==> 12-18: inputs <==
==> flow/design.v <==
module alu #(parameter DATA_WIDTH = 32, OP = 3)
(
    input wire start,
    input wire clk,
    input wire reset_n,
    input wire [DATA_WIDTH - 1 : 0] A,
    input wire [DATA_WIDTH - 1 : 0] B,
    input wire [OP - 1 : 0] op,
    output reg [DATA_WIDTH - 1 : 0] result,
    output reg done
);
  localparam AND = 3'b000;   
  localparam OR  = 3'b001;   
  localparam ADD = 3'b010;   
  localparam NOP = 3'b011;   
  localparam SUB = 3'b100;   
  localparam MUL = 3'b101;   
  localparam SLT = 3'b110;   
  reg done_reg;
  reg [DATA_WIDTH - 1 : 0] result_reg;
  always @(posedge clk or negedge reset_n) begin
    if (!reset_n) begin
      result_reg <= 32'h00000000;
    end
    else begin
      if(start) begin
        case (op)
          AND: result_reg <=  A & B;
          OR : result_reg <=  A | B;
          ADD: result_reg <=  A + B;
          SUB: result_reg <=  A - B;
          MUL: result_reg <=  A * B;
          SLT: result_reg <= (A < B) ? 32'b1 : 32'b0;
          default: result_reg <= 32'h00000000;
        endcase
      end
    end
  end
  always @(posedge clk or negedge reset_n) begin
    if(!reset_n) begin
      done_reg <= 1'b0;
    end
    else begin
      if(start && (op != NOP)) begin
        done_reg <= 1'b1;
      end
      else begin
        done_reg <= 1'b0;
      end
    end
  end
  always @(posedge clk or negedge reset_n) begin
    if (!reset_n) begin
      done <= 1'b0;
    end
    else begin
      done <= done_reg;
    end
  end
  always @(posedge clk or negedge reset_n) begin
    if (!reset_n) begin
      result <= 32'h00000000;
    end
    else begin
      result <= result_reg;
    end
  end
endmodule
==> flow/run.sh <==
#!/bin/bash
# the make line also repeats each setting of config.mk as NAME=value (left out here)
make -C /OpenROAD-flow-scripts/flow DESIGN_CONFIG=/design/flow/config.mk WORK_HOME=/design/flow/orfs CLKGATE_MAP_FILE= finish
==> flow/config.mk <==
export PLATFORM = sky130hd
export DESIGN_NAME = alu
export DESIGN_NICKNAME = alu
export VERILOG_FILES = /design/flow/design.v
export SDC_FILE = /design/flow/constraint.sdc
export NUM_CORES = 4
export LEC_CHECK = 0
export ABC_AREA = 0
export CAP_MARGIN = 20
export CORE_ASPECT_RATIO = 0.96
export CORE_MARGIN = 2
export CORE_UTILIZATION = 52
export CTS_CLUSTER_SIZE = 29
export PLACE_DENSITY_LB_ADDON = 0.07
export SETUP_SLACK_MARGIN = -0.48
export SLEW_MARGIN = 10
==> flow/constraint.sdc <==
create_clock -name core_clock -period 7.68 [get_ports {clk}]
set_input_delay 1.5360 -clock core_clock [delete_from_list [all_inputs] [get_ports {clk}]]
set_output_delay 1.5360 -clock core_clock [all_outputs]
set_load 0.01 [all_outputs]
==> 11-14 (differences from 12-18) <==
ABC_AREA = not set   (was 0)
CORE_ASPECT_RATIO = not set   (was 0.96)
CORE_UTILIZATION = 65   (was 52)
CTS_CLUSTER_SIZE = not set   (was 29)
HOLD_SLACK_MARGIN = -0.09   (was not set)
MAX_ROUTING_LAYER = met4   (was not set)
PLACE_DENSITY_LB_ADDON = not set   (was 0.07)
SETUP_SLACK_MARGIN = not set   (was -0.48)
SLEW_MARGIN = 20   (was 10)
==> flow/constraint.sdc (replaced) <==
create_clock -name core_clock -period 7.78 [get_ports {clk}]
set_input_delay 1.5560 -clock core_clock [delete_from_list [all_inputs] [get_ports {clk}]]
set_output_delay 1.5560 -clock core_clock [all_outputs]
set_load 0.01 [all_outputs]
==> qor summary <==
metric                                                                                     12-18                      11-14
Post-CTS setup repair buffer count                                                            22                         72
Outcome                                                                          failed layout checks  aborted with a tool error
Failing step                                                                                   -   global routing (5_1_grt)
Violated checks                                                                     setup timing                          -
Post-cts repair resize count                                                                 133                        488
Total half-perimeter wirelength after legalization and detailed placement               73710 um                   71820 um
Die X-Extent                                                                            213.9 um                   187.9 um
Post-synth area from yosys stat                                                       21990 um^2                 21990 um^2
Largest area contributor in the synthesized netlist                        sky130_fd_sc_hd__fa_1      sky130_fd_sc_hd__fa_1
Chip Height                                                                             205.5 um                   187.9 um
Post-synth top area share                                                                 0.3733                     0.3733
Full die area                                                                         43940 um^2                 35310 um^2
Final Wtd Congestion                                                                      0.9935                      1.079
Placed Instances                                                                            3495                       3388
Minimum setup slack after placement                                                    -1.314 ns                  -1.308 ns
Post-detailed-placement cell area                                                     25850 um^2                 25840 um^2
Starting Density                                                                          0.5290                     0.6573
Area of the core                                                                      41560 um^2                 33450 um^2
Placement Rows                                                                                73                         67

==> v25: inputs <==
RTL: the design.v shown in full above, as it stands there.
==> flow/config.mk <==
export PLATFORM = sky130hd
export DESIGN_NAME = alu
export DESIGN_NICKNAME = alu
export VERILOG_FILES = /design/flow/design.v
export SDC_FILE = /design/flow/constraint.sdc
export NUM_CORES = 4
export LEC_CHECK = 0
export CAP_MARGIN = 20
export CORE_MARGIN = 2
export CORE_UTILIZATION = 72
export CTS_CLUSTER_DIAMETER = 343
export PLACE_DENSITY = 0.65
export SETUP_SLACK_MARGIN = 1.96
export SLEW_MARGIN = 20
==> flow/constraint.sdc <==
create_clock -name core_clock -period 6.65 [get_ports {clk}]
set_input_delay 1.3300 -clock core_clock [delete_from_list [all_inputs] [get_ports {clk}]]
set_output_delay 1.3300 -clock core_clock [all_outputs]
set_load 0.01 [all_outputs]
run.sh (not shown) runs the stock make flow with config.mk's settings and CLKGATE_MAP_FILE=.
==> v36 (differences from v25) <==
CORE_UTILIZATION = 58   (was 72)
CTS_CLUSTER_DIAMETER = unset   (was 343)
PLACE_DENSITY = unset   (was 0.65)
SETUP_SLACK_MARGIN = unset   (was 1.96)
TNS_END_PERCENT = 5   (was unset)
==> flow/constraint.sdc (replaced) <==
create_clock -name core_clock -period 7.72 [get_ports {clk}]
set_input_delay 1.5440 -clock core_clock [delete_from_list [all_inputs] [get_ports {clk}]]
set_output_delay 1.5440 -clock core_clock [all_outputs]
set_load 0.01 [all_outputs]
==> v11 (differences from v25) <==
CORE_UTILIZATION = 64   (was 72)
CTS_CLUSTER_DIAMETER = unset   (was 343)
PLACE_DENSITY = unset   (was 0.65)
SETUP_SLACK_MARGIN = unset   (was 1.96)
==> flow/constraint.sdc (replaced) <==
create_clock -name core_clock -period 9.23 [get_ports {clk}]
set_input_delay 1.8460 -clock core_clock [delete_from_list [all_inputs] [get_ports {clk}]]
set_output_delay 1.8460 -clock core_clock [all_outputs]
set_load 0.01 [all_outputs]
==> v23 (differences from v25) <==
ABC_AREA = 0   (was unset)
CORE_ASPECT_RATIO = 0.96   (was unset)
CORE_UTILIZATION = 68   (was 72)
CTS_CLUSTER_DIAMETER = unset   (was 343)
CTS_CLUSTER_SIZE = 29   (was unset)
HOLD_SLACK_MARGIN = -0.1   (was unset)
PLACE_DENSITY = unset   (was 0.65)
SETUP_SLACK_MARGIN = unset   (was 1.96)
SLEW_MARGIN = 10   (was 20)
TNS_END_PERCENT = 5   (was unset)
==> flow/constraint.sdc (replaced) <==
create_clock -name core_clock -period 8.39 [get_ports {clk}]
set_input_delay 1.6780 -clock core_clock [delete_from_list [all_inputs] [get_ports {clk}]]
set_output_delay 1.6780 -clock core_clock [all_outputs]
set_load 0.01 [all_outputs]
==> results <==
quantity	v23	v11	v25	v36
Final cell area excluding filler cells	0.0268 mm2	0.0253 mm2	-	0.0267 mm2
Type of element capturing the critical path	flip-flop	flip-flop	-	flip-flop
Sequential fraction of total cell area	6.17%	6.54%	-	6.17%
Resized cells post-CTS	86	0	680	115
Final worst-path cycle share	109%	98.1%	-	109%
Floorplan die width	188 um	189 um	179 um	199 um
Number of max-capacitance violations reported	0	0	-	0
DIE AREA	0.0338 mm2	0.0359 mm2	0.0319 mm2	0.0395 mm2
Logic area	0.0186 mm2	0.0181 mm2	-	0.0185 mm2
Status	complete, but fails checks	no timing/DRC/antenna violations	stopped before the end	complete, but fails checks
Last stage reached	-	-	global routing (5_1_grt)	-
Reasons for failing layout checks	negative setup slack	-	-	negative setup slack
Final setup skew	0.00553 ns	0.00493 ns	-	0.00583 ns
Synth-to-Final Area Change	21.8%	14.9%	-	21.7%
Combinational Gates	1,950	1,950	-	1,950
Placed cell count	3,344	3,281	3,342	3,454
Detailed-route wire length on metal 1	29,100 um	28,500 um	-	30,900 um
Met2 WL	39,500 um	38,100 um	-	38,800 um
Hold-critical path endpoint	result[14]	result[12]	-	done
Cell Count, Final, Fillers Out	3,407	3,303	-	3,484
Total Negative Setup Slacks	-10.28 ns	0 ns	-	-9.16 ns
Largest fanout on the critical path	8	9	-	4
Count of final hold-check violations	0	0	-	0
Total wirelength of the detailed-routed design	98,900 um	87,200 um	-	87,500 um

==> inputs of branch indigo <==
Starts from the design.v that is shown in full above.
Settings: LEC_CHECK=0, ABC_AREA=0, CAP_MARGIN=20, CORE_ASPECT_RATIO=0.96, CORE_MARGIN=2, CORE_UTILIZATION=58, CTS_CLUSTER_SIZE=29, HOLD_SLACK_MARGIN=-0.02, PLACE_DENSITY=0.6, SETUP_SLACK_MARGIN=-0.48, SLEW_MARGIN=10; clock period 7.68 ns.
==> inputs of branch amber, as changes to branch indigo <==
==> flow/config.mk (replaced) <==
export PLATFORM = sky130hd
export DESIGN_NAME = alu
export DESIGN_NICKNAME = alu
export VERILOG_FILES = /design/flow/design.v
export SDC_FILE = /design/flow/constraint.sdc
export NUM_CORES = 4
export LEC_CHECK = 0
export CAP_MARGIN = 20
export CORE_MARGIN = 2
export CORE_UTILIZATION = 40
export GPL_ROUTABILITY_DRIVEN = 0
export SETUP_SLACK_MARGIN = -0.04
export SLEW_MARGIN = 20
==> flow/constraint.sdc (replaced) <==
create_clock -name core_clock -period 9.5 [get_ports {clk}]
set_input_delay 1.9000 -clock core_clock [delete_from_list [all_inputs] [get_ports {clk}]]
set_output_delay 1.9000 -clock core_clock [all_outputs]
set_load 0.01 [all_outputs]
==> inputs of branch zinc, as changes to branch indigo <==
==> flow/config.mk (replaced) <==
export PLATFORM = sky130hd
export DESIGN_NAME = alu
export DESIGN_NICKNAME = alu
export VERILOG_FILES = /design/flow/design.v
export SDC_FILE = /design/flow/constraint.sdc
export NUM_CORES = 4
export LEC_CHECK = 0
export CAP_MARGIN = 20
export CORE_MARGIN = 2
export CORE_UTILIZATION = 70
export CTS_CLUSTER_SIZE = 37
export HOLD_SLACK_MARGIN = 0.29
export SETUP_SLACK_MARGIN = 2.0
export SLEW_MARGIN = 20
==> flow/constraint.sdc (replaced) <==
create_clock -name core_clock -period 7.61 [get_ports {clk}]
set_input_delay 1.5220 -clock core_clock [delete_from_list [all_inputs] [get_ports {clk}]]
set_output_delay 1.5220 -clock core_clock [all_outputs]
set_load 0.01 [all_outputs]
==> inputs of branch delta, as changes to branch indigo <==
--- a/flow/config.mk
+++ b/flow/config.mk
@@ -11,7 +11,8 @@
 export CORE_MARGIN = 2
-export CORE_UTILIZATION = 58
+export CORE_UTILIZATION = 60
 export CTS_CLUSTER_SIZE = 29
-export HOLD_SLACK_MARGIN = -0.02
-export PLACE_DENSITY = 0.6
-export SETUP_SLACK_MARGIN = -0.48
+export GPL_ROUTABILITY_DRIVEN = 0
+export MAX_ROUTING_LAYER = met4
+export PLACE_DENSITY_LB_ADDON = 0.07
 export SLEW_MARGIN = 10
+export TNS_END_PERCENT = 30
==> flow/constraint.sdc (replaced) <==
create_clock -name core_clock -period 12.4 [get_ports {clk}]
set_input_delay 2.4800 -clock core_clock [delete_from_list [all_inputs] [get_ports {clk}]]
set_output_delay 2.4800 -clock core_clock [all_outputs]
set_load 0.01 [all_outputs]
==> comparison table <==
quantity	branch delta	branch indigo	branch zinc	branch amber
Result of the run	no timing/DRC/antenna violations	failed layout checks	aborted with a tool error	no timing/DRC/antenna violations
Last stage reached	-	-	5_1_grt	-
Layout check failures	-	negative setup slack	-	-
Most common cell on crit path	sky130_fd_sc_hd__fa_1	sky130_fd_sc_hd__fa_1	-	sky130_fd_sc_hd__fa_1
Flip-flops	66	66	-	66
Uppermost routed layer	met4	met5	-	met5
Timing startpoint of the critical path	A[11]	A[2]	-	A[8]
Slowest cell on the critical path	sky130_fd_sc_hd__clkdlybuf4s50_1	sky130_fd_sc_hd__fa_2	-	sky130_fd_sc_hd__clkdlybuf4s50_1
Final cycle utilization of the critical path	0.873	1.07	-	0.966
Setup-violating endpoint count in the final report	0	20	-	0
DRT iter0 DRCs	2118	2150	-	2152
WHS Path Cells	0	0	-	0
Tap cells	490	497	-	696
Final weighted congestion of routability-driven global placement	-	1.03	1.12	-
